**design/flow/design.v**
```verilog
module fixed_point_adder_signed (
    input  signed [31:0] a,  
    input  signed [31:0] b,  
    output signed [31:0] result,  
    output overflow  
);
    wire signed [32:0] sum;  
    assign sum = a + b;
    assign result = sum[31:0];
    assign overflow = (sum[32] != sum[31]);
endmodule
module one_adder(a,result);
    input [2:0] a;
    output [2:0] result;
    wire    [3:0] sum;
    assign sum = a + 1;
    assign result = sum[2:0];
endmodule
module comparator(a,b,result);
input[2:0] a,b;
output result;
assign result = (a==b)?1'b1:1'b0;
endmodule
module controller(clk, rst, start, ready, error, ov_flag, flush, load, controller_inuse);
    input   clk, rst, start, ready, error, ov_flag;
    output reg  flush, load, controller_inuse;
    reg[1:0] ns, ps;
always @(posedge clk, negedge rst) begin
    if (~rst) begin
        ps <= 2'b00;
    end
    else
        ps<= ns;
end
always @(*) begin
    if ((ps == 2'b01) && (error)) begin
        ns = 2'b00;
    end
    else begin
    case(ps)
        2'b00: ns = start ? 2'b01 : 2'b00;
        2'b01: ns = ready ? 2'b01 : 2'b01;
        2'b10: ns = 2'b01;
        default : ns = 2'b00;
    endcase
    end
end
always @(*) begin
    {flush, load, controller_inuse} = 0;
    case(ps)
        2'b00: ;
        2'b01: begin controller_inuse = 1; load= (ready) ? 1'b1: 1'b0; end
        2'b10: begin controller_inuse = 1; load=1; end
        default: ;
    endcase
end
endmodule
module input_reg #(parameter size = 32)(clk,rst,load,data_in,data_out);
input clk,rst,load;
input [size-1:0]data_in;
output reg [size-1:0]data_out;
always @(posedge clk, negedge rst) begin
    if(~rst)
        data_out<=0;
    else begin
        if (load) begin
            data_out<=data_in;
        end
        else begin
            data_out<=0;
        end
    end
end
endmodule
module fixed_point_multiplier_signed (
    input  signed [7:0] a, 
    input  signed [15:0] b, 
    output signed [23:0] result, 
    output reg ov
);
    wire signed [23:0] full_product;
    assign full_product = a * b;
    assign result = full_product;
    always @(*) begin
        if((full_product>1)||(full_product<(-1)))
            ov=1;
        else
            ov=0;
    end
endmodule
module fixed_point_multiplier_signed_coef (
    input  signed [23:0] a, 
    input  signed [7:0] b, 
    output signed [31:0] result, 
    output reg ov
);
    wire signed [31:0] full_product;
    assign full_product = a * b;
    assign result = full_product;
    always @(*) begin
        if((full_product>1)||(full_product<(-1)))
            ov=1;
        else
            ov=0;
    end
endmodule
module mux_2to1 #(parameter size = 32 ) (
    input  [size-1:0] in0, 
    input  [size-1:0] in1, 
    input        sel, 
    output [size-1:0] out  
);
    assign out = (sel) ? in1 : in0;
endmodule
module register #(parameter size = 32)(clk,rst,flush,data_in,data_out);
input clk,rst,flush;
input [size-1:0]data_in;
output reg [size-1:0]data_out;
always @(posedge clk, negedge rst) begin
    if(~rst)
        data_out<=0;
    else begin
        if (flush) begin
            data_out<=0;
        end
        else begin
            data_out<=data_in;
        end
    end
end
endmodule
module datapath ( clk, rst, flush, load, x, n, controller_inuse, result, valid, ready, ov_flag);
input       clk,rst,flush,load;
input   [7:0]x;
input   [2:0]n;
input        controller_inuse;
output  [31:0]result;
output       valid;
output       ready;
output       ov_flag;
wire loop_stage1, inuse_stage1, loop_back_stage1;
wire [2:0] level_stage1, per_stage1;
wire [7:0] x_stage1;
wire [15:0] x_power_stage1;
wire [31:0] sum_stage1;
wire loop_stage2, inuse_stage2, loop_back_stage2;
wire [2:0] level_stage2, per_stage2;
wire [7:0] x_stage2;
wire [15:0] x_power_stage2;
wire [31:0] sum_stage2;
wire loop_stage3, inuse_stage3, loop_back_stage3;
wire [2:0] level_stage3, per_stage3;
wire [7:0] x_stage3;
wire [15:0] x_power_stage3;
wire [31:0] sum_stage3;
wire loop_stage4, inuse_stage4, loop_back_stage4;
wire [2:0] level_stage4, per_stage4;
wire [7:0] x_stage4;
wire [15:0] x_power_stage4;
wire [31:0] sum_stage4;
wire loop_stage4_out, inuse_stage4_out, loop_back_stage4_out;
wire [2:0] level_stage4_out, per_stage4_out;
wire [7:0] x_stage4_out;
wire [15:0] x_power_stage4_out;
wire [31:0] sum_stage4_out;
wire [7:0] x_input;
wire [2:0] n_input;
wire [11:0] overflow;
wire flush;
wire controller_inuse_input;
input_reg #(12)ir (
      .clk(clk),
      .rst(rst),
      .load(load),
      .data_in({x,n,controller_inuse}),
      .data_out({x_input,n_input,controller_inuse_input})     
);
mux_2to1 #(32) mux_sum_in(
     .in0(32'b0), 
     .in1(sum_stage4_out), 
     .sel(loop_stage4_out), 
     .out(sum_stage1)
);
mux_2to1 #(8) mux_x_in(
     .in0(x_input), 
     .in1(x_stage4_out), 
     .sel(loop_stage4_out), 
     .out(x_stage1)
);
mux_2to1 #(16) mux_xpower_in(
     .in0(16'b1000_0000_0000_0000), 
     .in1(x_power_stage4_out), 
     .sel(loop_stage4_out), 
     .out(x_power_stage1)
);
assign loop_back_stage1 = (loop_stage4_out) ? loop_stage4_out :1'b0;
assign loop_stage1 = (loop_stage4_out) ? 1'b0 :
                     (n_input>3)?1'b1:1'b0;
assign level_stage1 = (loop_stage4_out) ? level_stage4_out : 3'b0;
assign per_stage1 = (loop_stage4_out) ? per_stage4_out : n_input;
assign inuse_stage1 = (loop_stage4_out) ? inuse_stage4_out : controller_inuse_input;
wire [23:0] mul1_out;
wire [31:0] mul2_out;
wire [7:0] mux1_out;
wire [31:0] adder1_out;
wire [2:0] level_stage1_plus;
wire cmp_stage1,cmp_stage1_out ,valid_stage1;
fixed_point_adder_signed adder1 (
      .a(sum_stage1), 
      .b(mul2_out),
      .result(adder1_out), 
      .overflow(overflow[0]) 
);
fixed_point_multiplier_signed mul1 (
      .a(x_stage1), 
      .b(x_power_stage1), 
      .result(mul1_out), 
      .ov(overflow[1])
);
fixed_point_multiplier_signed_coef mul2 (
      .a(mul1_out), 
      .b(mux1_out), 
      .result(mul2_out), 
      .ov(overflow[2])
);
mux_2to1 #(8) mux1(
     .in0(8'b01000000), 
     .in1(8'b00001101), 
     .sel(loop_back_stage1), 
     .out(mux1_out)
);
register #(66) reg1(
    .clk(clk),
    .rst(rst),
    .flush(flush),
    .data_in({loop_stage1, inuse_stage1, loop_back_stage1,level_stage1_plus, per_stage1,cmp_stage1,
                x_stage1, mul1_out[23:8], adder1_out}),
    .data_out({loop_stage2, inuse_stage2, loop_back_stage2,level_stage2, per_stage2,cmp_stage1_out,
                 x_stage2, x_power_stage2, sum_stage2})
);
one_adder o1(
    .a(level_stage1),
    .result(level_stage1_plus)
);
comparator comp1(
    .a(level_stage1),
    .b(per_stage1),
    .result(cmp_stage1)
);
assign valid_stage1 = cmp_stage1_out & inuse_stage2;
wire [23:0] mul3_out;
wire [31:0] mul4_out;
wire [7:0] mux2_out;
wire [31:0] adder2_out;
wire [2:0] level_stage2_plus;
wire cmp_stage2, cmp_stage2_out, valid_stage2;
fixed_point_adder_signed adder2 (
      .a(sum_stage2), 
      .b(mul4_out),
      .result(adder2_out), 
      .overflow(overflow[3]) 
);
fixed_point_multiplier_signed mul3 (
      .a(x_stage2), 
      .b(x_power_stage2), 
      .result(mul3_out), 
      .ov(overflow[4])
);
fixed_point_multiplier_signed_coef mul4 (
      .a(mul3_out), 
      .b(mux2_out), 
      .result(mul4_out), 
      .ov(overflow[5])
);
mux_2to1 #(8) mux2(
     .in0(8'b11100000), 
     .in1(8'b11110101), 
     .sel(loop_back_stage2), 
     .out(mux2_out)
);
register #(66) reg2(
    .clk(clk),
    .rst(rst),
    .flush(flush),
    .data_in({loop_stage2, inuse_stage2, loop_back_stage2,level_stage2_plus, per_stage2,cmp_stage2,
                x_stage2, mul3_out[23:8], adder2_out}),
    .data_out({loop_stage3, inuse_stage3, loop_back_stage3,level_stage3, per_stage3,cmp_stage2_out,
                 x_stage3, x_power_stage3, sum_stage3})
);
one_adder o2(
    .a(level_stage2),
    .result(level_stage2_plus)
);
comparator comp2(
    .a(level_stage2),
    .b(per_stage2),
    .result(cmp_stage2)
);
assign valid_stage2 = cmp_stage2_out & inuse_stage3;
wire [23:0] mul5_out;
wire [31:0] mul6_out;
wire [7:0] mux3_out;
wire [31:0] adder3_out;
wire [2:0] level_stage3_plus;
wire cmp_stage3, cmp_stage3_out, valid_stage3;
fixed_point_adder_signed adder3 (
      .a(sum_stage3), 
      .b(mul6_out),
      .result(adder3_out), 
      .overflow(overflow[6]) 
);
fixed_point_multiplier_signed mul5 (
      .a(x_stage3), 
      .b(x_power_stage3), 
      .result(mul5_out), 
      .ov(overflow[7])
);
fixed_point_multiplier_signed_coef mul6 (
      .a(mul5_out), 
      .b(mux3_out), 
      .result(mul6_out), 
      .ov(overflow[8])
);
mux_2to1  #(8)mux3(
     .in0(8'b00010101), 
     .in1(8'b00001001), 
     .sel(loop_back_stage3), 
     .out(mux3_out)
);
register #(66) reg3(
    .clk(clk),
    .rst(rst),
    .flush(flush),
    .data_in({loop_stage3, inuse_stage3, loop_back_stage3,level_stage3_plus, per_stage3, cmp_stage3,
                x_stage3, mul5_out[23:8], adder3_out}),
    .data_out({loop_stage4, inuse_stage4, loop_back_stage4,level_stage4, per_stage4,cmp_stage3_out,
                 x_stage4, x_power_stage4, sum_stage4})
);
one_adder o3(
    .a(level_stage3),
    .result(level_stage3_plus)
);
comparator comp3(
    .a(level_stage3),
    .b(per_stage3),
    .result(cmp_stage3)
);
assign valid_stage3 = cmp_stage3_out & inuse_stage4;
wire [23:0] mul7_out;
wire [31:0] mul8_out;
wire [7:0] mux4_out;
wire [31:0] adder4_out;
wire [2:0] level_stage4_plus;
wire cmp_stage4,cmp_stage4_out, valid_stage4;
fixed_point_adder_signed adder4 (
      .a(sum_stage4), 
      .b(mul8_out),
      .result(adder4_out), 
      .overflow(overflow[9]) 
);
fixed_point_multiplier_signed mul7 (
      .a(x_stage4), 
      .b(x_power_stage4), 
      .result(mul7_out), 
      .ov(overflow[10])
);
fixed_point_multiplier_signed_coef mul8 (
      .a(mul7_out), 
      .b(mux4_out), 
      .result(mul8_out), 
      .ov(overflow[11])
);
mux_2to1  #(8) mux4(
     .in0(8'b11110000), 
     .in1(8'b11111000), 
     .sel(loop_back_stage4), 
     .out(mux4_out)
);
register #(66) reg4(
    .clk(clk),
    .rst(rst),
    .flush(flush),
    .data_in({loop_stage4, inuse_stage4, loop_back_stage4,level_stage4_plus, per_stage4,cmp_stage4,
                x_stage4, mul7_out[23:8], adder4_out}),
    .data_out({loop_stage4_out, inuse_stage4_out, loop_back_stage4_out,level_stage4_out, per_stage4_out,cmp_stage4_out,
                 x_stage4_out, x_power_stage4_out, sum_stage4_out})
);
one_adder o4(
    .a(level_stage4),
    .result(level_stage4_plus)
);
comparator comp4(
    .a(level_stage4),
    .b(per_stage4),
    .result(cmp_stage4)
);
assign valid_stage4 = cmp_stage4_out & inuse_stage4_out;
assign ov_flag = (valid_stage1)? overflow[0] :
                 (valid_stage2)? overflow[3] :
                 (valid_stage3)? overflow[6] :
                 (valid_stage4)? overflow[9] : 0;
assign ready = ~loop_stage4;
assign valid = (valid_stage1)||(valid_stage2)||(valid_stage3)||(valid_stage4);
assign result = (valid_stage1)? sum_stage2 :
                (valid_stage2)? sum_stage3 :
                (valid_stage3)? sum_stage4 :
                (valid_stage4)? sum_stage4_out : 0;
endmodule
module top_module (
    clk,
    rst,
    X,
    n,
    start,
    Y,
    valid,
    ready,
    overflow,
    error
);
input clk, rst, start;
input [7:0] X;
input [2:0] n;
output valid, ready, overflow, error;
output [31:0] Y;
wire flush,load,controller_inuse;
assign error = 1'b0;
datapath dp( .clk(clk),
             .rst(rst),
             .flush(flush),
             .load(load),
             .x(X),
             .n(n), 
             .controller_inuse(controller_inuse), 
             .result(Y), 
             .valid(valid), 
             .ready(ready), 
             .ov_flag(overflow)
            );
controller ctrl( .clk(clk), 
                 .rst(rst), 
                 .start(start), 
                 .ready(ready), 
                 .error(error), 
                 .ov_flag(overflow), 
                 .flush(flush), 
                 .load(load), 
                 .controller_inuse(controller_inuse)
                );
endmodule
```
**design/flow/run.sh**
```bash
#!/bin/bash
# the make line also repeats each setting of config.mk as NAME=value (left out here)
make -C /OpenROAD-flow-scripts/flow DESIGN_CONFIG=/design/flow/config.mk WORK_HOME=/design/flow/orfs CLKGATE_MAP_FILE= finish
```
**design/flow/config.mk**
```make
export PLATFORM = sky130hd
export DESIGN_NAME = top_module
export DESIGN_NICKNAME = top_module
export VERILOG_FILES = /design/flow/design.v
export SDC_FILE = /design/flow/constraint.sdc
export NUM_CORES = 4
export LEC_CHECK = 0
export ABC_AREA = 1
export CAP_MARGIN = 20
export CORE_MARGIN = 2
export CORE_UTILIZATION = 72
export CTS_CLUSTER_SIZE = 72
export HOLD_SLACK_MARGIN = 0.29
export PLACE_DENSITY_LB_ADDON = 0.01
export SETUP_SLACK_MARGIN = 3.44
export SLEW_MARGIN = 20
```
**design/flow/constraint.sdc**
```tcl
create_clock -name core_clock -period 12.0 [get_ports {clk}]
set_input_delay 2.4000 -clock core_clock [delete_from_list [all_inputs] [get_ports {clk}]]
set_output_delay 2.4000 -clock core_clock [all_outputs]
set_load 0.01 [all_outputs]
```
==> deck_impl_summary.md, run 1 <==
Run Summary

Routing
  – Remaining antenna violation count after routing: 0
  – DR vias: 36800
  – WL final: 128 mm
  – Initial DRC Count: 2993
  – Vias per Instance: 5.62
  – Initial DRT Pass Iterations: 7
  – DRC: 0
  – Drt wl/cell: 19.6 um

Setup path
  – Largest delay share family, worst path: adder cells
  – Crit path DAT: 9.14 ns
  – Critical path class: reg -> out
  – Worst Setup End Kind: output port
  – Reg2reg path depth: 41
  – Slowest-stage cell, CP: fa_1
  – RR Startpoint: dp.reg4.data_out[48]
  – Buf/Inv on CP: 12
  – Critical path startpoint category: flop
  – Worst Path Max Fanout: 10
  – Setup crit end: overflow
  – Worst reg-to-reg setup slack: 3.36 ns
  – Most used cell along the critical path: inv_1
  – Crit path DRT: 9.60 ns
  – Critical path startpoint: dp.reg4.data_out[48]
  – Critical R2R Capture: dp.reg1.data_out[30]
  – CP peak stage delay: 0.54 ns
  – CP Depth: 43

Timing
  – Setup_tns: 0 ns
  – Relative slew slack: 26.0%
  – Tmin final: 11.54 ns
  – FMAX: 0.0866 GHz
  – Setup violators final: 0
  – Pins Over Slew Limit: 0
  – Final period util: 96.2%
  – Worst-margin pin slew: 1.11 ns
  – Unrepaired setup endpoints after global routing: true
  – Setup Skew: 0.0187 ns
  – Worst Slack Setup Final: 0.459 ns
  – Hold Vio Cnt, Final: 0

CTS
  – Root buffer cell: clkbuf_16
  – Clk slew on worst S/H paths: 0.06 ns
  – Worst skew pair latency: 0.58 ns
  – # hold bufs at CTS: 0
  – CTS max path bufs: 3
  – CTS tree: built
  – Number of buffers created by CTS: 34
  – CTS Sinks: 276
  – H-tree level count: 2

Hold path
  – Cell count of the worst hold path: 0
  – Min-delay src: dp.reg1.data_out[65]
  – Worst hold path type: reg -> reg
  – Hold path endpoint: dp.reg2.data_out[65]

Global routing
  – Largest net degree at the start of global routing: 174
  – First-pass GRT wire length: 196 mm
  – Vias in the first global route: 37300
  – GRT Util Overall: 39.9%
  – Initial antenna violation count: 6
  – GR Overflow Total: 0

Logic synthesis
  – Cell type with the largest total area: fa_1
  – Synth Seq Share: 15.3%
  – Unique cell types: 58
  – Simple share: 13.7%
  – Top comb family, area: adder cells
  – Cell area after synthesis: 0.0451 mm^2
  – Post-Syn Instances: 5575
  – Synth Area per Inst: 8.09 um^2
  – Xor/xnor share: 4.38%
  – Area fraction in compound gates: 6.86%
  – Fa+ha+maj area frac: 44.8%
  – Post-synth EDFFs: 0
  – Yosys warning count: 5
  – Synth async-reset ratio: 100%
  – Mux area share: 0%
  – Top cells by count: inv_1, nand2_1, fa_1
  – Chip Area, Yosys: 0.0451 mm^2
  – Yosys cell count: 5575
  – Main flop type: dfrtp_1
  – Top cells by area: fa_1, ha_1, dfrtp_1
  – Share of the synthesized area in the top cell type: 28.5%
  – Most common cell in the netlist: inv_1
  – #FFs+latches synth: 276

Floorplan
  – Chip Area: 0.0647 mm^2
  – Site Rows: 91
  – Die Width: 254 um
  – Die extent in y: 254 um
  – FP Util: 73.0%
  – Core area: 0.0618 mm^2
  – # IOs: 50

Layout
  – Final net count: 6921
  – Final Util: 81.8%
  – Syn-to-layout area delta: 12.2%
  – Final instance area: 0.0506 mm^2

Placed design
  – Gp weighted congestion: 0.994
  – HPWL Detailed: 101 mm
  – Post-Place Cell Area: 0.0467 mm^2
  – Place WS: 0.167 ns
  – Buffers added on ports: 48

Run
  – Tool Warnings: 35
  – Max Cap Viol: 0

Run status
  – Status: finished clean
[routing by layer]
layer  up-vias  share of wire, %  track usage, %
li1      16600                 -               -
met1     17900                38            50.9
met2      1721                47            64.6
met3       444               9.5            8.81
met4        10               5.9            19.9
met5         -             0.046               0
[metrics by stage]
stage / hold WS [ns] / instances
after floorplan: 0.331 / 5584
after global placement: 0.335 / 6375
after detailed placement: 0.336 / 6375
after CTS: 0.350 / 6480
after global routing: 0.355 / 6540
final: 0.350 / 6543
[what timing repair did]
| item | 4_1_cts | 5_1_grt |
|---|---|---|
| setup buffers | 42 | 58 |
| gates resized | 150 | 274 |
| gates cloned | 1 | 1 |
| pin swaps | 44 | 125 |
| setup endpoints to repair | 20 | 29 |
[layout make-up]
type,instances,area (um^2)
sequential,276,6950
multi-input combinational,3512,33400
timing repair buffer,216,1870
antenna,3,7.51
fill,4053,11200
tap,837,1050
timing repair inverter,2,12.5
clock buffer,39,890
inverter,1635,6170
clock inverter,23,304
==> inputs of run 2 (changes only) <==
- CTS_CLUSTER_DIAMETER: unset -> 224
- CTS_CLUSTER_SIZE: 72 -> 37
- HOLD_SLACK_MARGIN: 0.29 -> -0.09
- PLACE_DENSITY_LB_ADDON: 0.01 -> 0.05
- SETUP_SLACK_MARGIN: 3.44 -> 2.78
- clock period: 12.0 -> 9.37 ns (I/O delays scaled with it)
==> run 2 against run 1 <==
  * The run now fails in 5_1_grt
  * Die size did not move
  * Area after synthesis did not move
  * Synthesized cell count did not move
==> deck_impl_summary.md, run 2 <==
Implementation Results

Logic synthesis
  – Xor/xnor share: 4.38%
  – Cell area after synthesis: 0.0451 mm^2
  – Unique cell types: 58
  – Cell type with the largest total area: fa_1
  – Top comb family, area: adder cells
  – Simple share: 13.7%
  – Synth async-reset ratio: 100%
  – Mux area share: 0%
  – Yosys warning count: 5
  – Share of the synthesized area in the top cell type: 28.5%
  – Most common cell in the netlist: inv_1
  – Yosys cell count: 5575
  – Post-synth EDFFs: 0
  – Synth Seq Share: 15.3%
  – Fa+ha+maj area frac: 44.8%
  – Top cells by area: fa_1, ha_1, dfrtp_1
  – Post-Syn Instances: 5575
  – Area fraction in compound gates: 6.86%
  – #FFs+latches synth: 276
  – Synth Area per Inst: 8.09 um^2
  – Main flop type: dfrtp_1
  – Chip Area, Yosys: 0.0451 mm^2
  – Top cells by count: inv_1, nand2_1, fa_1

Placed design
  – Buffers added on ports: 48
  – Gp weighted congestion: 1.04
  – HPWL Detailed: 126 mm

Floorplan
  – Chip Area: 0.0647 mm^2
  – Die extent in y: 254 um
  – FP Util: 73.0%
  – Core area: 0.0618 mm^2
  – Die Width: 254 um
  – Site Rows: 91
  – # IOs: 50

CTS
  – H-tree level count: 1
  – Root buffer cell: clkbuf_16
  – CTS Sinks: 276
  – Number of buffers created by CTS: 11
  – CTS max path bufs: 3

Global routing
  – GR Overflow Total: 89
  – GRT Util Overall: 65.8%

Run status
  – Stop err: [ERROR GRT-0116] Global routing finished with congestion. Check the congestion regions in the DRC Viewer.
  – Status: did not finish
  – Stopped at: 5_1_grt
[run 2: through the flow]
step                setup WS [ns]  setup TNS, ns  cells  util [%]  cell area (um^2)
CTS                         -1.30          -1.30   7249      92.7             57300
floorplan                  -0.206         -0.206   5584         -             47400
global placement            -1.27          -1.27   7156      88.2             54500
detailed placement          -1.53          -1.53   7156      88.2             54500
[run 2: repair_timing]
item / CTS
setup endpoints to repair: 96
buffers inserted: 80
cloned: 1
pin swaps: 219
hold buffers: 0
resized: 433
[run 2: metal layers]
layer | GRT usage (%) | GRT overflow
met1 | 67.3 | 3
met2 | 88.4 | 44
met3 | 42.4 | 3
met4 | 64.8 | 37
met5 | 9.32 | 2
==> inputs of run 3 (changes only) <==
- ABC_AREA: 1 -> 0
- CELL_PAD_IN_SITES_GLOBAL_PLACEMENT: unset -> 0
- CORE_UTILIZATION: 72 -> 27
- CTS_CLUSTER_DIAMETER: 224 -> 98
- CTS_CLUSTER_SIZE: 37 -> 61
- GPL_TIMING_DRIVEN: unset -> 0
- HOLD_SLACK_MARGIN: -0.09 -> unset
- PLACE_DENSITY_LB_ADDON: 0.05 -> 0.12
- SETUP_SLACK_MARGIN: 2.78 -> 0.36
- TNS_END_PERCENT: unset -> 5
- clock period: 9.37 -> 9.08 ns (I/O delays scaled with it)
==> run 3 against run 2 <==
  * Now fails the layout checks on setup timing
  * Synthesized cell count shrank 18%
  * Area after synthesis fell by 4.6%
  * Die size went up to 2.5 times the previous value
==> deck_impl_summary.md, run 3 <==
Run Summary

Logic synthesis
  – Synth Seq Share: 16.0%
  – Top cells by area: fa_1, ha_1, dfrtp_1
  – Mux area share: 0.459%
  – Post-synth EDFFs: 0
  – Area fraction in compound gates: 8.44%
  – Cell type with the largest total area: fa_1
  – Main flop type: dfrtp_1
  – Synth Area per Inst: 9.47 um^2
  – Most common cell in the netlist: inv_1
  – Share of the synthesized area in the top cell type: 29.8%
  – Xor/xnor share: 4.93%
  – Unique cell types: 77
  – Top comb family, area: adder cells
  – #FFs+latches synth: 276
  – Cell area after synthesis: 0.0431 mm^2
  – Fa+ha+maj area frac: 46.9%
  – Simple share: 12.7%
  – Synth async-reset ratio: 100%
  – Yosys warning count: 5
  – Chip Area, Yosys: 0.0431 mm^2
  – Post-Syn Instances: 4546
  – Yosys cell count: 4546
  – Top cells by count: inv_1, fa_1, ha_1

Floorplan
  – FP Util: 27.2%
  – Core area: 0.158 mm^2
  – Die extent in y: 403 um
  – # IOs: 50
  – Die Width: 403 um
  – Chip Area: 0.163 mm^2
  – Site Rows: 146

Setup path
  – Worst Setup End Kind: output port
  – Crit path DAT: 10.59 ns
  – Critical path class: reg -> out
  – CP peak stage delay: 0.53 ns
  – Critical path startpoint: dp.reg4.data_out[65]
  – Crit path DRT: 7.26 ns
  – Setup crit end: overflow
  – CP Depth: 39
  – Critical R2R Capture: dp.reg3.data_out[30]
  – Most used cell along the critical path: fa_1
  – RR Startpoint: dp.reg2.data_out[55]
  – Largest delay share family, worst path: adder cells
  – Reg2reg path depth: 33
  – Slowest-stage cell, CP: fa_1
  – Buf/Inv on CP: 12
  – Critical path startpoint category: flop
  – Worst reg-to-reg setup slack: -0.26 ns
  – Worst Path Max Fanout: 9

Timing
  – Worst Slack Setup Final: -3.32 ns
  – Relative slew slack: 23.1%
  – Setup violators final: 4
  – Pins Over Slew Limit: 0
  – Tmin final: 12.40 ns
  – Hold Vio Cnt, Final: 0
  – Unrepaired setup endpoints after global routing: true
  – Worst-margin pin slew: 1.15 ns
  – Final period util: 137%
  – FMAX: 0.0806 GHz
  – Setup Skew: 0.0943 ns

Global routing
  – GRT Util Overall: 16.9%
  – Vias in the first global route: 31900
  – GR Overflow Total: 0
  – First-pass GRT wire length: 206 mm
  – Largest net degree at the start of global routing: 78
  – Initial antenna violation count: 12

Routing
  – Initial DRT Pass Iterations: 5
  – DR vias: 30400
  – Initial DRC Count: 1650
  – DRC: 0
  – Drt wl/cell: 19.7 um
  – WL final: 134 mm
  – Remaining antenna violation count after routing: 0
  – Vias per Instance: 4.46

Hold path
  – Min-delay src: dp.reg1.data_out[65]
  – Hold path endpoint: dp.reg2.data_out[65]
  – Worst hold path type: reg -> reg
  – Cell count of the worst hold path: 0

Layout
  – Syn-to-layout area delta: 17.1%
  – Fin cells: 6826
  – Final instance area: 0.0504 mm^2
  – Final net count: 5971

CTS
  – H-tree level count: 1
  – CTS Sinks: 276
  – Root buffer cell: clkbuf_16
  – Clk slew on worst S/H paths: 0.12 ns
  – # hold bufs at CTS: 0
  – CTS tree: built
  – CTS max path bufs: 3
  – Number of buffers created by CTS: 30
  – Worst skew pair latency: 0.69 ns

Run
  – Tool Warnings: 29
  – Max Cap Viol: 0

Placed design
  – Post-Place Cell Area: 0.0465 mm^2
  – HPWL Detailed: 113 mm
  – Buffers added on ports: 48
  – Dpl cells: 6679
  – Gp weighted congestion: 0.830

Run status
  – Layout check failures: setup timing
  – Status: finished with violations
==> run 3: routing by layer <==
layer | vias up | track usage, % | wire (um)
met5 | - | 0 | 46
met4 | 8 | 2.21 | 1950
met3 | 86 | 2.08 | 5620
met2 | 465 | 27.0 | 61400
met1 | 15300 | 24.9 | 65300
li1 | 14500 | - | -
==> run 3: timing repair <==
action / 4_1_cts / 5_1_grt
setup endpoints to repair: 63 / 56
resized: 289 / 128
setup buffers: 66 / 22
pin swaps: 81 / 74
==> run 3: metrics by stage <==
stage / utilization (%) / hold slack [ns] / setup WS, ns / setup TNS, ns
after global routing: 31.8 / 0.393 / -3.78 / -8.23
after detailed placement: 29.4 / 0.338 / -4.92 / -54.08
after CTS: 31.4 / 0.368 / -3.45 / -4.92
after global placement: 29.3 / 0.334 / -7.65 / -2161.79
after floorplan: - / 0.331 / -1.79 / -1.79
final: 31.8 / 0.363 / -3.32 / -3.81
==> run 3: cell type report <==
cell class | count | area, um^2
Timing Repair Buffer | 140 | 1260
Fill cell | 16600 | 108000
Clock buffer | 32 | 779
Clock inverter | 24 | 494
Buffer | 103 | 779
Inverter | 1104 | 4160
Multi-Input combinational cell | 3072 | 33400
Antenna cell | 3 | 7.51
Sequential cell | 276 | 6960
Tap cell | 2072 | 2590
==> inputs of run 4 (changes only) <==
- ABC_AREA: 0 -> 1
- CELL_PAD_IN_SITES_GLOBAL_PLACEMENT: 0 -> unset
- CORE_UTILIZATION: 27 -> 72
- CTS_CLUSTER_DIAMETER: 98 -> 203
- CTS_CLUSTER_SIZE: 61 -> unset
- GPL_ROUTABILITY_DRIVEN: unset -> 1
- GPL_TIMING_DRIVEN: 0 -> unset
- MIN_ROUTING_LAYER: unset -> met1
- PLACE_DENSITY_LB_ADDON: 0.12 -> 0.06
- SETUP_SLACK_MARGIN: 0.36 -> unset
- TNS_END_PERCENT: 5 -> 100
- clock period: 9.08 -> 9.67 ns (I/O delays scaled with it)
==> run 4 against run 3 <==
  * Still fails the layout checks on setup timing
  * Die size decreased by 60%
  * Hold slack got worse by 0.012 ns
  * Setup slack improved by 1.4 ns
  * Non-clock buffer count up 718
  * Clock-buffer cell count rose by 12
  * Synthesized cell count up 23%
  * Utilization grew 58 points
  * Final area increased by 10%
  * Critical path type unchanged
==> deck_impl_summary.md, run 4 <==
Run Summary

Routing
  – Initial DRC Count: 4158
  – DRC: 0
  – DR vias: 42000
  – Vias per Instance: 5.77
  – Remaining antenna violation count after routing: 0
  – WL final: 152 mm
  – Initial DRT Pass Iterations: 12
  – Drt wl/cell: 20.9 um

Hold path
  – Hold path endpoint: dp.reg2.data_out[65]
  – Worst hold path type: reg -> reg
  – Min-delay src: dp.reg1.data_out[65]
  – Cell count of the worst hold path: 0

Timing
  – Hold Vio Cnt, Final: 0
  – Relative slew slack: 24.2%
  – Setup violators final: 2
  – FMAX: 0.0863 GHz
  – Tmin final: 11.59 ns
  – Unrepaired setup endpoints after global routing: true
  – Worst-margin pin slew: 1.13 ns
  – Hold WS: 0.351 ns
  – Worst Slack Setup Final: -1.92 ns
  – Pins Over Slew Limit: 0
  – Final period util: 120%
  – Setup Skew: 0.0165 ns

Floorplan
  – Die Width: 254 um
  – Core area: 0.0618 mm^2
  – Site Rows: 91
  – # IOs: 50
  – Chip Area: 0.0647 mm^2
  – Die extent in y: 254 um
  – FP Util: 73.0%

Logic synthesis
  – Most common cell in the netlist: inv_1
  – Synth async-reset ratio: 100%
  – Mux area share: 0%
  – Main flop type: dfrtp_1
  – Cell type with the largest total area: fa_1
  – Top cells by count: inv_1, nand2_1, fa_1
  – Area fraction in compound gates: 6.86%
  – Simple share: 13.7%
  – Cell area after synthesis: 0.0451 mm^2
  – Top comb family, area: adder cells
  – Yosys cell count: 5575
  – Unique cell types: 58
  – Chip Area, Yosys: 0.0451 mm^2
  – Fa+ha+maj area frac: 44.8%
  – Synth Seq Share: 15.3%
  – Xor/xnor share: 4.38%
  – Yosys warning count: 5
  – Post-synth EDFFs: 0
  – Share of the synthesized area in the top cell type: 28.5%
  – Top cells by area: fa_1, ha_1, dfrtp_1
  – Post-Syn Instances: 5575
  – Synth Area per Inst: 8.09 um^2
  – #FFs+latches synth: 276

Setup path
  – Crit path DRT: 7.74 ns
  – Reg2reg path depth: 60
  – Crit path DAT: 9.65 ns
  – Slowest-stage cell, CP: fa_1
  – RR Startpoint: dp.reg4.data_out[65]
  – Worst reg-to-reg setup slack: -1.45 ns
  – Worst Setup End Kind: output port
  – Critical path class: reg -> out
  – Setup crit end: overflow
  – CP peak stage delay: 0.57 ns
  – Critical path startpoint category: flop
  – Buf/Inv on CP: 14
  – Most used cell along the critical path: nand2_1
  – Largest delay share family, worst path: adder cells
  – Critical R2R Capture: dp.reg1.data_out[23]
  – Worst Path Max Fanout: 7
  – Critical path startpoint: dp.reg4.data_out[65]
  – CP Depth: 46

CTS
  – CTS max path bufs: 3
  – Number of buffers created by CTS: 34
  – CTS Sinks: 276
  – Clk slew on worst S/H paths: 0.07 ns
  – # hold bufs at CTS: 0
  – Root buffer cell: clkbuf_16
  – Worst skew pair latency: 0.57 ns
  – CTS tree: built
  – H-tree level count: 2

Layout
  – Fillers: 2861
  – Final net count: 7664
  – Syn-to-layout area delta: 23.2%

Run
  – Tool Warnings: 33
  – Max Cap Viol: 0

Run status
  – Layout check failures: setup timing
  – Status: finished with violations

Global routing
  – GR Overflow Total: 0
  – Largest net degree at the start of global routing: 152
  – GRT Util Overall: 47.6%
  – Vias in the first global route: 45000
  – First-pass GRT wire length: 233 mm
  – Initial antenna violation count: 2

Placed design
  – HPWL Detailed: 114 mm
  – Gp weighted congestion: 0.995
  – Buffers added on ports: 48
## run 4: area by class of cell
class | count | area (um^2) | share of cell area (%)
inverters | 1635 | 6150 | 11.1
flip-flops and latches | 276 | 6920 | 12.4
multi-input cells | 3512 | 32600 | 58.7
clock buffers | 44 | 918 | 1.65
diodes | 2 | 5.00 | 0.00901
clock inverters | 15 | 198 | 0.356
repair buffers | 961 | 7740 | 13.9
well taps | 837 | 1050 | 1.88
## run 4: per-layer routing
metal  up-vias  share of wire [%]  GRT usage [%]
met3      1001                 11           12.7
met5         -             0.0072              0
met1     20100                 34           54.3
li1      18100                  -              -
met2      2737                 45           76.2
met4         2                 10           37.3
## run 4: timing repair
action,4_1_cts,5_1_grt
resized,171,62
pin swaps,78,41
setup endpoints to repair,1,2
cloned,0,0
setup buffers,71,14
## run 4: stage by stage
stage	cells	setup TNS (ns)	util [%]	cell area, um^2	worst slack (ns)
CTS	7264	-2.16	89.2	55100	-1.18
global route	7280	-3.85	89.9	55600	-2.23
global placement	7134	-1.18	85.2	52700	-1.18
finish	7282	-3.36	89.9	55600	-1.92
floorplan	5584	0	-	45300	0.00519
detailed placement	7134	-1.40	85.2	52700	-1.40
==> inputs of run 5 (changes only) <==
- ABC_AREA: 1 -> unset
- CELL_PAD_IN_SITES_DETAIL_PLACEMENT: unset -> 2
- CORE_UTILIZATION: 72 -> 40
- CTS_CLUSTER_DIAMETER: 203 -> unset
- GPL_ROUTABILITY_DRIVEN: 1 -> unset
- MAX_ROUTING_LAYER: unset -> met4
- MIN_ROUTING_LAYER: met1 -> met2
- PLACE_DENSITY_LB_ADDON: 0.06 -> 0.07
- SLEW_MARGIN: 20 -> 25
- TNS_END_PERCENT: 100 -> unset
- clock period: 9.67 -> 15.0 ns (I/O delays scaled with it)
==> run 5 against run 4 <==
  * The run now finishes clean
  * Clock skew up 0.066 ns
  * Utilization decreased by 46 points
  * Via count up 2.6%
  * Global-route usage decreased by 7.0 points
  * Hold slack worse by 0.0066 ns
  * First-iteration DRC count increased by 26%
  * Wire length is 7.8% lower
  * Critical path type unchanged
  * Highest routed layer is now met4
==> deck_impl_summary.md, run 5 <==
Run Summary

CTS
  – Number of buffers created by CTS: 41
  – Worst skew pair latency: 0.68 ns
  – CTS max path bufs: 3
  – Clk slew on worst S/H paths: 0.06 ns
  – Root buffer cell: clkbuf_16
  – CTS tree: built
  – H-tree level count: 2
  – # hold bufs at CTS: 0
  – CTS Sinks: 276

Global routing
  – Initial antenna violation count: 1
  – Vias in the first global route: 54300
  – First-pass GRT wire length: 220 mm
  – GR Overflow Total: 0
  – Largest net degree at the start of global routing: 69
  – GRT Util Overall: 40.6%

Layout
  – Final Util: 44.2%
  – Final net count: 5834
  – Syn-to-layout area delta: 9.69%
  – Fin cells: 6042
  – Fillers: 11500

Timing
  – Tmin final: 14.77 ns
  – FMAX: 0.0677 GHz
  – Setup Skew: 0.0830 ns
  – Hold WS: 0.344 ns
  – Pins Over Slew Limit: 0
  – Worst-margin pin slew: 1.14 ns
  – Worst Slack Setup Final: 0.229 ns
  – Setup violators final: 0
  – Hold Vio Cnt, Final: 0
  – Final period util: 98.5%
  – Relative slew slack: 24.1%

Routing
  – DR vias: 43100
  – Initial DRT Pass Iterations: 8
  – WL met1: 0 um
  – WL final: 140 mm
  – Initial DRC Count: 5244
  – Top sig layer: met4
  – Drt wl/cell: 23.2 um
  – Metal3 WL: 57.1 mm
  – Remaining antenna violation count after routing: 0
  – DRC: 0
  – WL met2: 75.1 mm
  – Vias per Instance: 7.13

Logic synthesis
  – Top cells by area: fa_1, ha_1, dfrtp_1
  – Main flop type: dfrtp_1
  – Unique cell types: 77
  – Simple share: 12.7%
  – Area fraction in compound gates: 8.44%
  – Cell area after synthesis: 0.0431 mm^2
  – Xor/xnor share: 4.93%
  – Chip Area, Yosys: 0.0431 mm^2
  – Top comb family, area: adder cells
  – Share of the synthesized area in the top cell type: 29.8%
  – Yosys cell count: 4546
  – Post-Syn Instances: 4546
  – #FFs+latches synth: 276
  – Synth Area per Inst: 9.47 um^2
  – Cell type with the largest total area: fa_1
  – Most common cell in the netlist: inv_1
  – Fa+ha+maj area frac: 46.9%
  – Yosys warning count: 5
  – Top cells by count: inv_1, fa_1, ha_1
  – Synth Seq Share: 16.0%
  – Synth async-reset ratio: 100%
  – Post-synth EDFFs: 0
  – Mux area share: 0.459%

Hold path
  – Min-delay src: dp.reg1.data_out[65]
  – Hold path endpoint: dp.reg2.data_out[65]
  – Cell count of the worst hold path: 0
  – Worst hold path type: reg -> reg

Setup path
  – Buf/Inv on CP: 9
  – CP peak stage delay: 0.56 ns
  – Largest delay share family, worst path: adder cells
  – Worst reg-to-reg setup slack: 4.70 ns
  – Worst Setup End Kind: output port
  – Critical path class: reg -> out
  – Crit path DRT: 12.00 ns
  – Critical path startpoint category: flop
  – Setup crit end: overflow
  – Critical path startpoint: dp.reg1.data_out[55]
  – Slowest-stage cell, CP: a211oi_2
  – CP Depth: 41
  – Most used cell along the critical path: fa_1
  – Worst Path Max Fanout: 7
  – Reg2reg path depth: 35
  – Crit path DAT: 11.77 ns
  – RR Startpoint: dp.reg4.data_out[65]
  – Critical R2R Capture: dp.reg1.data_out[25]

Floorplan
  – Core area: 0.107 mm^2
  – Site Rows: 120
  – Die Width: 332 um
  – Die extent in y: 332 um
  – Chip Area: 0.110 mm^2
  – FP Util: 40.3%
  – # IOs: 50

Placed design
  – Gp weighted congestion: 0.983
  – Place WS: 0.374 ns
  – HPWL Detailed: 112 mm
  – Buffers added on ports: 48
  – Dpl cells: 5939

Run
  – Tool Warnings: 26
  – Max Cap Viol: 0

Run status
  – Status: finished clean
[run 5: layer usage]
| metal | vias to the layer above | GRT usage [%] |
|---|---|---|
| li1 | 14200 | - |
| met1 | 15800 | - |
| met2 | 12300 | 47.4 |
| met3 | 778 | 52.8 |
| met4 | 0 | 5.43 |
| met5 | - | - |
[run 5: area by class of cell]
| type | instances | area (um^2) | share of cell area (%) |
|---|---|---|---|
| Multi-Input combinational cell | 3072 | 31900 | 67.6 |
| Clock buffer | 55 | 1210 | 2.56 |
| Antenna cell | 18 | 45.0 | 0.0954 |
| Timing Repair Buffer | 95 | 928 | 1.97 |
| Tap cell | 1403 | 1760 | 3.72 |
| Inverter | 1104 | 4150 | 8.78 |
| Sequential cell | 276 | 6950 | 14.7 |
| Clock inverter | 19 | 268 | 0.567 |
[run 5: what timing repair did]
action,CTS,global route
hold endpoints to repair,0,0
setup buffers,3,6
resized,13,72
cloned,1,1
pin swaps,0,6
setup endpoints to repair,1,1
[run 5: through the flow]
step,instance area [um^2],TNS [ns]
6_report,47200,0
5_1_grt,47200,-0.186
4_1_cts,46800,0
3_5_place_dp,45200,0
3_3_place_gp,45200,0
2_1_floorplan,43100,0
==> inputs of run 6 (changes only) <==
- ABC_AREA: unset -> 1
- CELL_PAD_IN_SITES_DETAIL_PLACEMENT: 2 -> unset
- CORE_UTILIZATION: 40 -> 72
- CTS_CLUSTER_DIAMETER: unset -> 39
- CTS_CLUSTER_SIZE: unset -> 72
- MAX_ROUTING_LAYER: met4 -> unset
- MIN_ROUTING_LAYER: met2 -> unset
- PLACE_DENSITY_LB_ADDON: 0.07 -> 0.01
- SETUP_SLACK_MARGIN: unset -> 3.17
- SLEW_MARGIN: 25 -> 20
- clock period: 15.0 -> 10.7 ns (I/O delays scaled with it)
==> run 6 against run 5 <==
  * The run now fails in 5_1_grt
  * Area after synthesis grew 4.8%
  * Die size shrank 41%
  * Synthesized cell count grew 23%
==> deck_impl_summary.md, run 6 <==
Implementation Results

Run status
  – Status: did not finish
  – Stopped at: 5_1_grt
  – Stop err: [ERROR GRT-0232] Routing congestion too high. Check the congestion heatmap in the GUI.

Logic synthesis
  – Synth Seq Share: 15.3%
  – Synth Area per Inst: 8.09 um^2
  – Yosys cell count: 5575
  – Mux area share: 0%
  – Unique cell types: 58
  – Cell type with the largest total area: fa_1
  – Yosys warning count: 5
  – Most common cell in the netlist: inv_1
  – Top cells by area: fa_1, ha_1, dfrtp_1
  – Simple share: 13.7%
  – Xor/xnor share: 4.38%
  – Fa+ha+maj area frac: 44.8%
  – Synth async-reset ratio: 100%
  – Top cells by count: inv_1, nand2_1, fa_1
  – Share of the synthesized area in the top cell type: 28.5%
  – Area fraction in compound gates: 6.86%
  – Cell area after synthesis: 0.0451 mm^2
  – Main flop type: dfrtp_1
  – Post-Syn Instances: 5575
  – #FFs+latches synth: 276
  – Top comb family, area: adder cells
  – Chip Area, Yosys: 0.0451 mm^2
  – Post-synth EDFFs: 0

Floorplan
  – Die extent in y: 254 um
  – Core area: 0.0618 mm^2
  – Chip Area: 0.0647 mm^2
  – Site Rows: 91
  – Die Width: 254 um
  – FP Util: 73.0%
  – # IOs: 50

Placed design
  – Place WS: -0.599 ns
  – Buffers added on ports: 48
  – HPWL Detailed: 112 mm
  – Gp weighted congestion: 0.996

Global routing
  – GRT Util Overall: 78.2%
  – GR Overflow Total: 257

CTS
  – H-tree level count: 2
  – Number of buffers created by CTS: 50
  – # hold bufs at CTS: 0
  – CTS Sinks: 276
  – Root buffer cell: clkbuf_16
  – CTS max path bufs: 3
run 6: metal layers:
layer | GRT overflow | GRT usage, %
met5 | 3 | 34.8
met4 | 113 | 79.6
met3 | 7 | 64.0
met2 | 131 | 94.5
met1 | 3 | 76.6
run 6: metrics by stage:
step                      utilization [%]  cells  TNS [ns]  area, um^2
after floorplan                         -   5584         0       45500
after global placement               82.7   6922    -0.414       51100
after detailed placement             82.7   6922    -0.599       51100
after CTS                            90.8   7125    -0.407       56100
run 6: timing repair:
item	in CTS
buffers inserted	109
endpoints found under the setup margin	67
pin swaps	224
resized	516
cloned	1
==> inputs of run 7 (changes only) <==
- CORE_UTILIZATION: 72 -> 71
- CTS_CLUSTER_DIAMETER: 39 -> 202
- CTS_CLUSTER_SIZE: 72 -> 40
- PLACE_DENSITY_LB_ADDON: 0.01 -> 0.06
- SETUP_SLACK_MARGIN: 3.17 -> 3.09
- clock period: 10.7 -> 10.6 ns (I/O delays scaled with it)
==> run 7 against run 6 <==
  * The flow again stops in 5_1_grt
  * Die size grew 1.4%
  * Area after synthesis stayed put
  * Synthesized cell count stayed put
==> deck_impl_summary.md, run 7 <==
Implementation Results

Run status
  – Status: did not finish
  – Stopped at: 5_1_grt
  – Stop err: [ERROR GRT-0232] Routing congestion too high. Check the congestion heatmap in the GUI.

Logic synthesis
  – Cell area after synthesis: 0.0451 mm^2
  – Share of the synthesized area in the top cell type: 28.5%
  – Most common cell in the netlist: inv_1
  – Xor/xnor share: 4.38%
  – Top cells by area: fa_1, ha_1, dfrtp_1
  – Synth async-reset ratio: 100%
  – Synth Seq Share: 15.3%
  – Chip Area, Yosys: 0.0451 mm^2
  – Unique cell types: 58
  – Simple share: 13.7%
  – #FFs+latches synth: 276
  – Fa+ha+maj area frac: 44.8%
  – Synth Area per Inst: 8.09 um^2
  – Cell type with the largest total area: fa_1
  – Post-synth EDFFs: 0
  – Top cells by count: inv_1, nand2_1, fa_1
  – Post-Syn Instances: 5575
  – Top comb family, area: adder cells
  – Yosys warning count: 5
  – Yosys cell count: 5575
  – Area fraction in compound gates: 6.86%
  – Mux area share: 0%
  – Main flop type: dfrtp_1

Global routing
  – GRT Util Overall: 67.0%
  – GR Overflow Total: 85

CTS
  – Root buffer cell: clkbuf_16
  – CTS Sinks: 276
  – # hold bufs at CTS: 0
  – H-tree level count: 1
  – Number of buffers created by CTS: 11
  – CTS max path bufs: 3

Placed design
  – HPWL Detailed: 110 mm
  – Gp weighted congestion: 0.998
  – Place WS: -0.900 ns
  – Buffers added on ports: 48

Floorplan
  – Die extent in y: 256 um
  – FP Util: 71.6%
  – Die Width: 256 um
  – # IOs: 50
  – Chip Area: 0.0656 mm^2
  – Core area: 0.0630 mm^2
  – Site Rows: 92
run 7: stage by stage:
| stage | instance area, um^2 | instances | hold slack, ns |
|---|---|---|---|
| 4_1_cts | 55600 | 7150 | 0.375 |
| 2_1_floorplan | 45500 | 5584 | 0.331 |
| 3_5_place_dp | 51600 | 6997 | 0.335 |
| 3_3_place_gp | 51600 | 6997 | 0.335 |
run 7: repair_timing:
| action | CTS |
|---|---|
| resized | 538 |
| gates cloned | 0 |
| endpoints found under the setup margin | 68 |
| pin swaps | 292 |
| setup buffers | 139 |
run 7: metal layers:
metal	track usage, %	overflow
met5	13.5	0
met4	62.2	38
met3	45.8	2
met2	88.4	43
met1	69.2	2
==> inputs of run 8 (changes only) <==
- CORE_ASPECT_RATIO: unset -> 0.9
- CORE_UTILIZATION: 71 -> 72
- CTS_CLUSTER_DIAMETER: 202 -> 204
- CTS_CLUSTER_SIZE: 40 -> unset
- GPL_ROUTABILITY_DRIVEN: unset -> 1
- MIN_ROUTING_LAYER: unset -> met1
- SETUP_SLACK_MARGIN: 3.09 -> unset
- TNS_END_PERCENT: unset -> 35
- clock period: 10.6 -> 9.67 ns (I/O delays scaled with it)
==> run 8 against run 7 <==
  * The layout now fails its checks (setup timing)
  * Synthesized cell count did not move
  * Area after synthesis stayed put
  * Die size fell by 1.4%
==> deck_impl_summary.md, run 8 <==
Run Summary

Hold path
  – Min-delay src: dp.reg2.data_out[65]
  – Hold path endpoint: dp.reg3.data_out[65]
  – Worst hold path type: reg -> reg
  – Cell count of the worst hold path: 0

Global routing
  – Largest net degree at the start of global routing: 80
  – GRT Util Overall: 45.9%
  – First-pass GRT wire length: 226 mm
  – Vias in the first global route: 43900
  – GR Overflow Total: 0
  – Initial antenna violation count: 10

Setup path
  – RR Startpoint: dp.reg4.data_out[65]
  – Most used cell along the critical path: fa_1
  – Critical path startpoint: dp.reg4.data_out[65]
  – Reg2reg path depth: 45
  – Slowest-stage cell, CP: fa_1
  – Setup crit end: overflow
  – Critical path class: reg -> out
  – CP peak stage delay: 0.55 ns
  – Crit path DAT: 9.88 ns
  – Critical R2R Capture: dp.reg1.data_out[29]
  – Critical path startpoint category: flop
  – Worst Setup End Kind: output port
  – Buf/Inv on CP: 19
  – Largest delay share family, worst path: adder cells
  – CP Depth: 48
  – Worst Path Max Fanout: 5
  – Worst reg-to-reg setup slack: 0.15 ns
  – Crit path DRT: 7.74 ns

CTS
  – Root buffer cell: clkbuf_16
  – CTS Sinks: 276
  – CTS max path bufs: 3
  – Worst skew pair latency: 0.65 ns
  – H-tree level count: 1
  – Clk slew on worst S/H paths: 0.08 ns
  – Number of buffers created by CTS: 31
  – # hold bufs at CTS: 0
  – CTS tree: built

Routing
  – Initial DRC Count: 5087
  – DRC: 0
  – Remaining antenna violation count after routing: 0
  – WL final: 163 mm
  – DR vias: 43400
  – Initial DRT Pass Iterations: 8
  – Drt wl/cell: 22.4 um
  – Vias per Instance: 5.96
  – Diode count: 0

Logic synthesis
  – Top cells by area: fa_1, ha_1, dfrtp_1
  – Share of the synthesized area in the top cell type: 28.5%
  – Chip Area, Yosys: 0.0451 mm^2
  – Most common cell in the netlist: inv_1
  – #FFs+latches synth: 276
  – Simple share: 13.7%
  – Post-synth EDFFs: 0
  – Cell type with the largest total area: fa_1
  – Yosys warning count: 5
  – Xor/xnor share: 4.38%
  – Synth async-reset ratio: 100%
  – Synth Seq Share: 15.3%
  – Top cells by count: inv_1, nand2_1, fa_1
  – Area fraction in compound gates: 6.86%
  – Unique cell types: 58
  – Mux area share: 0%
  – Post-Syn Instances: 5575
  – Synth Area per Inst: 8.09 um^2
  – Main flop type: dfrtp_1
  – Fa+ha+maj area frac: 44.8%
  – Top comb family, area: adder cells
  – Yosys cell count: 5575
  – Cell area after synthesis: 0.0451 mm^2

Layout
  – Syn-to-layout area delta: 24.3%
  – Fin cells: 7278
  – Final instance area: 0.0561 mm^2
  – Final Util: 90.1%
  – Fillers: 2804
  – Final net count: 7653
  – Register area: 0.00692 mm^2
  – Area of the multi-input gates: 0.0331 mm^2

Timing
  – Tmin final: 11.81 ns
  – Hold Vio Cnt, Final: 0
  – Pins Over Slew Limit: 0
  – FMAX: 0.0846 GHz
  – Setup Skew: 0.0271 ns
  – Setup violators final: 1
  – Unrepaired setup endpoints after global routing: true
  – Relative slew slack: 35.1%
  – Final period util: 122%
  – Worst Slack Setup Final: -2.14 ns
  – Worst-margin pin slew: 0.966 ns

Placed design
  – Dpl cells: 7168
  – Post-Place Cell Area: 0.0529 mm^2
  – HPWL Detailed: 114 mm
  – Buffers added on ports: 48
  – Gp weighted congestion: 1.01

Floorplan
  – Core area: 0.0623 mm^2
  – FP Util: 72.5%
  – Die Width: 268 um
  – Die extent in y: 241 um
  – Chip Area: 0.0647 mm^2
  – # IOs: 50
  – Site Rows: 87

Run status
  – Layout check failures: setup timing
  – Status: finished with violations

Run
  – Tool Warnings: 28
  – Max Cap Viol: 0
==> run 8: timing repair <==
action | in CTS | in global routing
buffers inserted | 19 | 32
setup endpoints to repair | 1 | 1
pin swaps | 36 | 115
gates resized | 77 | 286
gates cloned | 0 | 1
==> run 8: per-stage QoR <==
| stage | worst slack, ns | setup TNS, ns | hold WS [ns] |
|---|---|---|---|
| 2_1_floorplan | 0.00519 | 0 | 0.331 |
| 3_3_place_gp | -1.12 | -1.12 | 0.338 |
| 3_5_place_dp | -1.37 | -1.37 | 0.342 |
| 4_1_cts | -1.39 | -1.39 | 0.359 |
| 5_1_grt | -2.30 | -2.30 | 0.361 |
| 6_report | -2.14 | -2.14 | 0.359 |
==> run 8: layer usage <==
| metal | vias to the layer above | wire length, um | GRT usage, % |
|---|---|---|---|
| met5 | - | 222 | 0 |
| met4 | 22 | 14900 | 28.3 |
| met3 | 1292 | 20700 | 11.9 |
| met2 | 3403 | 72800 | 74.0 |
| met1 | 20500 | 54300 | 55.6 |
| li1 | 18100 | - | - |
==> run 8: final cells by class <==
cell class / count / share of cell area [%]
clock buffers: 41 / 1.56
clock inverters: 16 / 0.426
inverters: 1635 / 11.0
multi-input cells: 3512 / 59.1
flip-flops and latches: 276 / 12.3
well taps: 845 / 1.89
repair buffers: 953 / 13.7
==> inputs of run 9 (changes only) <==
- CAP_MARGIN: 20 -> 40
- CORE_ASPECT_RATIO: 0.9 -> unset
- CTS_CLUSTER_DIAMETER: 204 -> 373
- CTS_CLUSTER_SIZE: unset -> 13
- PLACE_DENSITY_LB_ADDON: 0.06 -> 0.07
- SETUP_SLACK_MARGIN: unset -> 0.33
- SLEW_MARGIN: 20 -> 30
- clock period: 9.67 -> 4.1 ns (I/O delays scaled with it)
==> run 9 against run 8 <==
  * The run now fails in 5_1_grt
  * Synthesized cell count stayed put
  * Die size hardly changed
  * Area after synthesis stayed put
==> deck_impl_summary.md, run 9 <==
Implementation Results

Logic synthesis
  – Simple share: 13.7%
  – Yosys warning count: 5
  – Area fraction in compound gates: 6.86%
  – Chip Area, Yosys: 0.0451 mm^2
  – Xor/xnor share: 4.38%
  – Post-Syn Instances: 5575
  – Top cells by area: fa_1, ha_1, dfrtp_1
  – Unique cell types: 58
  – Post-synth EDFFs: 0
  – Most common cell in the netlist: inv_1
  – Fa+ha+maj area frac: 44.8%
  – Main flop type: dfrtp_1
  – Synth Seq Share: 15.3%
  – Mux area share: 0%
  – Top cells by count: inv_1, nand2_1, fa_1
  – Share of the synthesized area in the top cell type: 28.5%
  – Synth Area per Inst: 8.09 um^2
  – Cell area after synthesis: 0.0451 mm^2
  – Cell type with the largest total area: fa_1
  – Synth async-reset ratio: 100%
  – Top comb family, area: adder cells
  – Yosys cell count: 5575
  – #FFs+latches synth: 276

Floorplan
  – # IOs: 50
  – Site Rows: 91
  – Die extent in y: 254 um
  – Die Width: 254 um
  – Core area: 0.0618 mm^2
  – Chip Area: 0.0647 mm^2
  – FP Util: 73.0%

CTS
  – CTS Sinks: 276
  – H-tree level count: 1
  – # hold bufs at CTS: 0
  – CTS max path bufs: 3
  – Number of buffers created by CTS: 25
  – Root buffer cell: clkbuf_16

Placed design
  – Gp weighted congestion: 0.998
  – HPWL Detailed: 130 mm
  – Buffers added on ports: 48

Global routing
  – GRT Util Overall: 77.0%
  – GR Overflow Total: 565

Run status
  – Stopped at: 5_1_grt
  – Status: did not finish
  – Stop err: [ERROR GRT-0116] Global routing finished with congestion. Check the congestion regions in the DRC Viewer.
-- run 9: repair_timing --
action,CTS
pin swaps,186
endpoints found under the setup margin,197
cloned,2
resized,396
setup buffers,76
-- run 9: per-layer routing --
layer  global-route usage [%]  GRT overflow
met1                     74.3             4
met2                     97.1           340
met3                     56.8             6
met4                     85.9           215
met5                     19.6             0
-- run 9: through the flow --
step | cells | instance area [um^2] | setup slack, ns | hold slack [ns]
2_1_floorplan | 5584 | 47500 | -4.42 | 0.331
3_3_place_gp | 7345 | 56100 | -5.46 | 0.336
3_5_place_dp | 7345 | 56100 | -5.62 | 0.342
4_1_cts | 7451 | 59200 | -5.49 | 0.307
==> inputs of run 10 (changes only) <==
- ABC_AREA: 1 -> unset
- CAP_MARGIN: 40 -> 5
- CELL_PAD_IN_SITES_DETAIL_PLACEMENT: unset -> 0
- CORE_ASPECT_RATIO: unset -> 1.57
- CORE_MARGIN: 2 -> 3
- CORE_UTILIZATION: 72 -> 36
- CTS_CLUSTER_DIAMETER: 373 -> unset
- CTS_CLUSTER_SIZE: 13 -> 52
- GPL_ROUTABILITY_DRIVEN: 1 -> unset
- MIN_ROUTING_LAYER: met1 -> unset
- PLACE_DENSITY_LB_ADDON: 0.07 -> 0.28
- SETUP_SLACK_MARGIN: 0.33 -> 2.21
- SLEW_MARGIN: 30 -> 25
- TNS_END_PERCENT: 35 -> unset
- clock period: 4.1 -> 9.14 ns (I/O delays scaled with it)
==> run 10 against run 9 <==
  * Now fails the layout checks on setup timing
  * Area after synthesis down 4.6%
  * Synthesized cell count down 18%
  * Die size up 92%
==> deck_impl_summary.md, run 10 <==
Run Summary

CTS
  – Number of buffers created by CTS: 36
  – H-tree level count: 2
  – CTS tree: built
  – CTS max path bufs: 3
  – CTS Sinks: 276
  – Root buffer cell: clkbuf_16
  – Clk slew on worst S/H paths: 0.07 ns
  – Worst skew pair latency: 0.59 ns
  – # hold bufs at CTS: 0

Layout
  – Fillers: 11000
  – Final instance area: 0.0571 mm^2
  – Final net count: 6708
  – Register area: 0.00695 mm^2
  – Syn-to-layout area delta: 32.6%
  – Area of the multi-input gates: 0.0349 mm^2

Logic synthesis
  – Cell type with the largest total area: fa_1
  – Chip Area, Yosys: 0.0431 mm^2
  – Most common cell in the netlist: inv_1
  – Main flop type: dfrtp_1
  – Yosys cell count: 4546
  – #FFs+latches synth: 276
  – Mux area share: 0.459%
  – Top comb family, area: adder cells
  – Top cells by count: inv_1, fa_1, ha_1
  – Yosys warning count: 5
  – Cell area after synthesis: 0.0431 mm^2
  – Synth async-reset ratio: 100%
  – Post-synth EDFFs: 0
  – Xor/xnor share: 4.93%
  – Area fraction in compound gates: 8.44%
  – Share of the synthesized area in the top cell type: 29.8%
  – Post-Syn Instances: 4546
  – Fa+ha+maj area frac: 46.9%
  – Top cells by area: fa_1, ha_1, dfrtp_1
  – Synth Area per Inst: 9.47 um^2
  – Simple share: 12.7%
  – Unique cell types: 77
  – Synth Seq Share: 16.0%

Hold path
  – Cell count of the worst hold path: 0
  – Min-delay src: dp.reg1.data_out[65]
  – Worst hold path type: reg -> reg
  – Hold path endpoint: dp.reg2.data_out[65]

Global routing
  – First-pass GRT wire length: 203 mm
  – GR Overflow Total: 0
  – Largest net degree at the start of global routing: 123
  – Initial antenna violation count: 2
  – Vias in the first global route: 37200
  – GRT Util Overall: 21.3%

Run
  – Tool Warnings: 31
  – Max Cap Viol: 0

Floorplan
  – Die Width: 282 um
  – Die extent in y: 439 um
  – FP Util: 36.4%
  – # IOs: 50
  – Core area: 0.118 mm^2
  – Site Rows: 158
  – Chip Area: 0.124 mm^2

Setup path
  – Crit path DRT: 7.31 ns
  – CP peak stage delay: 0.54 ns
  – Crit path DAT: 10.07 ns
  – Largest delay share family, worst path: adder cells
  – Most used cell along the critical path: fa_1
  – Worst Setup End Kind: output port
  – Worst reg-to-reg setup slack: 0.04 ns
  – Slowest-stage cell, CP: fa_1
  – Reg2reg path depth: 40
  – Critical R2R Capture: dp.reg1.data_out[31]
  – RR Startpoint: dp.reg4.data_out[65]
  – CP Depth: 43
  – Critical path startpoint category: flop
  – Buf/Inv on CP: 14
  – Setup crit end: overflow
  – Critical path startpoint: dp.reg4.data_out[65]
  – Worst Path Max Fanout: 6
  – Critical path class: reg -> out

Placed design
  – Buffers added on ports: 48
  – Post-Place Cell Area: 0.0522 mm^2
  – Place WS: -2.67 ns
  – Gp weighted congestion: 0.902
  – HPWL Detailed: 107 mm

Timing
  – Setup_tns: -2.76 ns
  – Pins Over Slew Limit: 0
  – FMAX: 0.0841 GHz
  – Unrepaired setup endpoints after global routing: true
  – Final period util: 130%
  – Tmin final: 11.90 ns
  – Setup Skew: 0.0337 ns
  – Relative slew slack: 43.2%
  – Worst-margin pin slew: 0.852 ns
  – Hold Vio Cnt, Final: 0
  – Setup violators final: 1
  – Worst Slack Setup Final: -2.76 ns

Routing
  – DR vias: 33800
  – Initial DRT Pass Iterations: 5
  – DRC: 0
  – Remaining antenna violation count after routing: 0
  – Diode count: 0
  – Vias per Instance: 4.82
  – WL final: 129 mm
  – Initial DRC Count: 1356
  – Drt wl/cell: 18.3 um

Run status
  – Status: finished with violations
  – Layout check failures: setup timing
## run 10: through the flow
stage                     utilization, %  instances  hold slack [ns]
after floorplan                        -       4555            0.331
after global placement              44.1       6823            0.333
after detailed placement            44.1       6823            0.336
after CTS                           47.5       6984            0.348
after global routing                48.2       7012            0.350
final                               48.2       7012            0.346
## run 10: area by class of cell
cell class                 instances  share of cell area [%]
multi-input combinational       3072                    61.2
tap                             1520                    3.33
inverter                        1104                    7.28
sequential                       276                    12.2
clock buffer                      49                    1.82
clock inverter                    17                   0.335
timing repair buffer             974                    13.9
## run 10: timing repair
item / in CTS / in global routing
pin swaps: 250 / 186
buffers inserted: 94 / 27
gates cloned: 1 / 0
gates resized: 430 / 148
endpoints found under the setup margin: 82 / 86
## run 10: per-layer routing
layer / wire [um] / GRT usage [%] / vias to the layer above / share of wire, %
li1: - / - / 16000 / -
met5: 0 / 0 / - / 0
met3: 3050 / 1.67 / 256 / 2.4
met2: 70000 / 40.6 / 515 / 54
met1: 46800 / 22.9 / 17100 / 36
met4: 8660 / 11.9 / 0 / 6.7
